==> branch willow <==
==> flow/design.v <==
module cordic_phase_shifter #(parameter DEPTH = 1, LOG2_PHASE_SCALE = 1)(
input clk,
input rst_n,
input signed [8:0] x_in,
input signed [8:0] y_in,
input signed [31:0] p,
output reg signed [8:0] x_out,
output reg signed [8:0] y_out,
output reg signed [31:0] phase_final
);
wire signed [31:0] atan_table [0:30];
   assign atan_table[0]  = 32'b00100000000000000000000000000000; 
   assign atan_table[1]  = 32'b00010010111001000000010100011101; 
   assign atan_table[2]  = 32'b00001001111110110011100001011011; 
   assign atan_table[3]  = 32'b00000101000100010001000111010100; 
   assign atan_table[4]  = 32'b00000010100010110000110101000011;
   assign atan_table[5]  = 32'b00000001010001011101011111100001;
   assign atan_table[6]  = 32'b00000000101000101111011000011110;
   assign atan_table[7]  = 32'b00000000010100010111110001010101;
   assign atan_table[8]  = 32'b00000000001010001011111001010011;
   assign atan_table[9]  = 32'b00000000000101000101111100101110;
   assign atan_table[10] = 32'b00000000000010100010111110011000;
   assign atan_table[11] = 32'b00000000000001010001011111001100;
   assign atan_table[12] = 32'b00000000000000101000101111100110;
   assign atan_table[13] = 32'b00000000000000010100010111110011;
   assign atan_table[14] = 32'b00000000000000001010001011111001;
   assign atan_table[15] = 32'b00000000000000000101000101111101;
   assign atan_table[16] = 32'b00000000000000000010100010111110;
   assign atan_table[17] = 32'b00000000000000000001010001011111;
   assign atan_table[18] = 32'b00000000000000000000101000101111;
   assign atan_table[19] = 32'b00000000000000000000010100011000;
   assign atan_table[20] = 32'b00000000000000000000001010001100;
   assign atan_table[21] = 32'b00000000000000000000000101000110;
   assign atan_table[22] = 32'b00000000000000000000000010100011;
   assign atan_table[23] = 32'b00000000000000000000000001010001;
   assign atan_table[24] = 32'b00000000000000000000000000101000;
   assign atan_table[25] = 32'b00000000000000000000000000010100;
   assign atan_table[26] = 32'b00000000000000000000000000001010;
   assign atan_table[27] = 32'b00000000000000000000000000000101;
   assign atan_table[28] = 32'b00000000000000000000000000000010;
   assign atan_table[29] = 32'b00000000000000000000000000000001;
   assign atan_table[30] = 32'b00000000000000000000000000000000;
reg signed [8:0] next_x_out, next_y_out;
reg signed [31:0] next_phase_final;
wire signed [31:0] atan_val;
always @(posedge clk) begin
    if (!rst_n) begin
        x_out <= x_in;
        y_out <= y_in;
        phase_final <= p;
    end 
    else begin
        x_out <= next_x_out;
        y_out <= next_y_out;
        phase_final <= next_phase_final;
    end
end
localparam [8:0] DEPTH_CASTED = DEPTH[8:0];
assign atan_val = atan_table[DEPTH_CASTED] >>> LOG2_PHASE_SCALE;
always @* begin
    next_x_out = x_in + (y_in >>> DEPTH_CASTED);
    next_y_out = y_in - (x_in >>> DEPTH_CASTED);
    next_phase_final = p + atan_val;
    if (p[31] == 1'b0) begin
        next_x_out = x_in - (y_in >>> DEPTH_CASTED);
        next_y_out = y_in + (x_in >>> DEPTH_CASTED);
        next_phase_final = p - atan_val;
    end
end
endmodule
module pipeline(
input clk,
input rst_n,
input signed [8:0] x_in,
input signed [8:0] y_in,
input signed [31:0] phase_in,
input in_valid,
output signed [8:0] x_out,
output signed [8:0] y_out,
output signed [31:0] phase_out,
output out_valid
);
    wire signed [8:0] x_stage [0:31];
    wire signed [8:0] y_stage [0:31];
    wire signed [31:0] phase_stage [0:31];
    assign x_stage[0] = x_in;
    assign y_stage[0] = y_in;
    assign phase_stage[0] = phase_in;
genvar i;
generate
        for (i = 0; i < 31; i = i + 1) begin : cordic_stages
            cordic_phase_shifter #(
                .DEPTH(i),
                .LOG2_PHASE_SCALE(0)
            ) stage_inst (
                .clk(clk),
                .rst_n(rst_n),
                .x_in(x_stage[i]),
                .y_in(y_stage[i]),
                .p(phase_stage[i]),
                .x_out(x_stage[i+1]),
                .y_out(y_stage[i+1]),
                .phase_final(phase_stage[i+1])
            );
        end
endgenerate
    reg [30:0] valid_stage;
    always @(posedge clk) begin
        if (!rst_n)
            valid_stage <= 31'd0;
        else
            valid_stage <= {valid_stage[29:0], in_valid};
    end
    assign out_valid = valid_stage[30];
    assign x_out = x_stage[31];
    assign y_out = y_stage[31];
    assign phase_out = phase_stage[31];
endmodule
==> flow/run.sh <==
#!/bin/bash
# the make line also repeats each setting of config.mk as NAME=value (left out here)
make -C /OpenROAD-flow-scripts/flow DESIGN_CONFIG=/design/flow/config.mk WORK_HOME=/design/flow/orfs CLKGATE_MAP_FILE= finish
==> flow/config.mk <==
export PLATFORM = sky130hd
export DESIGN_NAME = pipeline
export DESIGN_NICKNAME = pipeline
export VERILOG_FILES = /design/flow/design.v
export SDC_FILE = /design/flow/constraint.sdc
export NUM_CORES = 4
export LEC_CHECK = 0
export CAP_MARGIN = 40
export CORE_ASPECT_RATIO = 0.98
export CORE_MARGIN = 7
export CORE_UTILIZATION = 51
export CTS_CLUSTER_SIZE = 28
export GPL_ROUTABILITY_DRIVEN = 0
export PLACE_DENSITY_LB_ADDON = 0.1
export SETUP_SLACK_MARGIN = 0.48
export SLEW_MARGIN = 20
==> flow/constraint.sdc <==
create_clock -name core_clock -period 3.14 [get_ports {clk}]
set_input_delay 0.6280 -clock core_clock [delete_from_list [all_inputs] [get_ports {clk}]]
set_output_delay 0.6280 -clock core_clock [all_outputs]
set_load 0.01 [all_outputs]
==> branch indigo (differences from branch willow) <==
Settings changed: CAP_MARGIN 40 to 5, CORE_MARGIN 7 to 2, CORE_UTILIZATION 51 to 72, CTS_CLUSTER_DIAMETER set to 106, PLACE_DENSITY_LB_ADDON 0.1 to unset, SETUP_SLACK_MARGIN 0.48 to -0.28, SLEW_MARGIN 20 to 40, TNS_END_PERCENT set to 5.
==> flow/constraint.sdc (replaced) <==
create_clock -name core_clock -period 2.88 [get_ports {clk}]
set_input_delay 0.5760 -clock core_clock [delete_from_list [all_inputs] [get_ports {clk}]]
set_output_delay 0.5760 -clock core_clock [all_outputs]
set_load 0.01 [all_outputs]
==> branch tundra (differences from branch willow) <==
Settings changed: CAP_MARGIN 40 to 20, CORE_ASPECT_RATIO 0.98 to unset, CORE_MARGIN 7 to 2, CORE_UTILIZATION 51 to 72, CTS_CLUSTER_SIZE 28 to unset, GPL_ROUTABILITY_DRIVEN 0 to unset, PLACE_DENSITY_LB_ADDON 0.1 to unset, SETUP_SLACK_MARGIN 0.48 to 0.47.
==> flow/constraint.sdc (replaced) <==
create_clock -name core_clock -period 4.08 [get_ports {clk}]
set_input_delay 0.8160 -clock core_clock [delete_from_list [all_inputs] [get_ports {clk}]]
set_output_delay 0.8160 -clock core_clock [all_outputs]
set_load 0.01 [all_outputs]
==> comparison table <==
| quantity | branch willow | branch tundra | branch indigo |
|---|---|---|---|
| Result of the run | failed layout checks | no timing/DRC/antenna violations | failed layout checks |
| Reasons for failing layout checks | negative setup slack | - | negative setup slack |
| Number of tap cells inserted | 2805 | 2030 | 2016 |
| Met1 Use GR | 28.9% | 42.5% | 46.2% |
| Insertion Delay late pin | 0.84 ns | 0.82 ns | 0.73 ns |
| Slack of the worst reg-to-reg path | -0.08 ns | 0.58 ns | -0.40 ns |
| Clock buf count | 255 | 221 | 77 |
| Area fraction of clock buffers and clock inverters | 4.69% | 5.06% | 1.52% |
| Arrival time of data at the critical path endpoint | 3.95 ns | 4.18 ns | 3.92 ns |
| CTS buffer count | 180 | 170 | 67 |
| Critical path peak fanout | 8 | 18 | 15 |
| Die width | 483 um | 395 um | 399 um |
| Area of the core region | 214000 sq um | 152000 sq um | 152000 sq um |
| Slack of the critical path | -0.0844 ns | 0.582 ns | -0.401 ns |
| Post-CTS repair timing setup buffer count | 126 | 3 | 9 |
| CP bufs+invs | 2 | 2 | 4 |
| Max Freq | 310 MHz | 286 MHz | 305 MHz |
| Drt wl/cell | 17.3 um | 18.4 um | 18.4 um |
| Detailed-route wire length on metal 1 | 127 mm | 117 mm | 126 mm |
| Number of antenna violations at the first check in global routing | 2 | 8 | 13 |

* * *

==> inputs of run C <==
Starts from the design.v that is shown in full above.
==> flow/config.mk <==
export PLATFORM = sky130hd
export DESIGN_NAME = pipeline
export DESIGN_NICKNAME = pipeline
export VERILOG_FILES = /design/flow/design.v
export SDC_FILE = /design/flow/constraint.sdc
export NUM_CORES = 4
export LEC_CHECK = 0
export CAP_MARGIN = 15
export CORE_MARGIN = 2
export CORE_UTILIZATION = 72
export CTS_CLUSTER_DIAMETER = 356
export SETUP_SLACK_MARGIN = 0.72
export SLEW_MARGIN = 30
==> flow/constraint.sdc <==
create_clock -name core_clock -period 2.94 [get_ports {clk}]
set_input_delay 0.5880 -clock core_clock [delete_from_list [all_inputs] [get_ports {clk}]]
set_output_delay 0.5880 -clock core_clock [all_outputs]
set_load 0.01 [all_outputs]
run.sh (not shown) runs the stock make flow with config.mk's settings and CLKGATE_MAP_FILE=.
==> inputs of run K, as changes to run C <==
- ABC_AREA: default -> 1
- CAP_MARGIN: 15 -> 20
- CORE_ASPECT_RATIO: default -> 0.89
- CORE_MARGIN: 2 -> 6
- CORE_UTILIZATION: 72 -> 23
- CTS_CLUSTER_DIAMETER: 356 -> default
- CTS_CLUSTER_SIZE: default -> 39
- MIN_ROUTING_LAYER: default -> met1
- PLACE_DENSITY: default -> 0.41
- SETUP_SLACK_MARGIN: 0.72 -> default
- SLEW_MARGIN: 30 -> 25
- TNS_END_PERCENT: default -> 40
==> flow/constraint.sdc (replaced) <==
create_clock -name core_clock -period 5.17 [get_ports {clk}]
set_input_delay 1.0340 -clock core_clock [delete_from_list [all_inputs] [get_ports {clk}]]
set_output_delay 1.0340 -clock core_clock [all_outputs]
set_load 0.01 [all_outputs]
==> inputs of run P, as changes to run C <==
- ABC_AREA: default -> 1
- CAP_MARGIN: 15 -> 20
- CORE_ASPECT_RATIO: default -> 0.89
- CORE_MARGIN: 2 -> 6
- CORE_UTILIZATION: 72 -> 23
- CTS_CLUSTER_DIAMETER: 356 -> default
- CTS_CLUSTER_SIZE: default -> 59
- SETUP_SLACK_MARGIN: 0.72 -> default
- SLEW_MARGIN: 30 -> 25
==> flow/constraint.sdc (replaced) <==
create_clock -name core_clock -period 4.63 [get_ports {clk}]
set_input_delay 0.9260 -clock core_clock [delete_from_list [all_inputs] [get_ports {clk}]]
set_output_delay 0.9260 -clock core_clock [all_outputs]
set_load 0.01 [all_outputs]
==> inputs of run D, as changes to run C <==
- CAP_MARGIN: 15 -> 5
- CORE_ASPECT_RATIO: default -> 0.98
- CTS_CLUSTER_DIAMETER: 356 -> 106
- CTS_CLUSTER_SIZE: default -> 28
- GPL_ROUTABILITY_DRIVEN: default -> 0
- SETUP_SLACK_MARGIN: 0.72 -> -0.28
- SLEW_MARGIN: 30 -> 40
==> flow/constraint.sdc (replaced) <==
create_clock -name core_clock -period 2.88 [get_ports {clk}]
set_input_delay 0.5760 -clock core_clock [delete_from_list [all_inputs] [get_ports {clk}]]
set_output_delay 0.5760 -clock core_clock [all_outputs]
set_load 0.01 [all_outputs]
==> comparison table <==
| metric | run P | run D | run C | run K |
|---|---|---|---|---|
| Critical path destination | cordic_stages[20].stage_inst.phase_final[31] | cordic_stages[4].stage_inst.phase_final[27] | - | cordic_stages[14].stage_inst.phase_final[31] |
| Clock-pin slew on the worst setup and hold paths | 70 ps | 110 ps | - | 70 ps |
| Die span in x | 817 um | 399 um | 395 um | 817 um |
| Hold path startpoint | cordic_stages[23].stage_inst.phase_final[2] | phase_in[1] | - | cordic_stages[24].stage_inst.phase_final[1] |
| TritonCTS clock tree | yes | yes | - | yes |
| Share of cell area taken by muxes after synthesis | 0 | 0.109 | 0.109 | 0 |
| Worst setup path class | reg -> reg | reg -> reg | - | reg -> reg |
| Post-Synthesis Cells | 22000 | 12000 | 12000 | 22000 |
| Setup Buffers After CTS | 0 | 25 | 409 | 0 |
| Area reported by Yosys stat | 0.133 mm^2 | 0.110 mm^2 | 0.110 mm^2 | 0.133 mm^2 |
| Area of the chip | 0.596 mm^2 | 0.156 mm^2 | 0.156 mm^2 | 0.596 mm^2 |
| Detailed-routing iteration count for the pre-antenna-repair pass | 6 | 8 | - | 8 |
| Setup WS pre-CTS | 912 ps | -548 ps | -761 ps | 1300 ps |
| Worst hold path depth | 0 | 1 | - | 0 |
| Via density per instance | 4.42 | 6.15 | - | 4.35 |
| Arrival time at the worst endpoint | 4090 ps | 3850 ps | - | 4600 ps |
| Tapcell count | 7656 | 2016 | - | 7656 |
| Average detailed-routed wire length per instance | 13.2 um | 18.7 um | - | 14.9 um |
| Count of multi-input combinational gates | 16800 | 9529 | - | 16800 |
| Type of destination of the critical path | register | register | - | register |
| Slowest library cell on the worst path | dfxtp_1 | dfxtp_4 | - | dfxtp_1 |
| Post-synthesis share of cell area spent on and, or, nand and nor gates | 0.373 | 0.101 | 0.101 | 0.373 |
| Outcome | no timing/DRC/antenna violations | finished with violations | did not finish | no timing/DRC/antenna violations |
| Stage where the flow stopped | - | - | global routing (5_1_grt) | - |
| Reasons for failing layout checks | - | negative setup slack | - | - |
| CTS Buf Count | 183 | 67 | 171 | 198 |
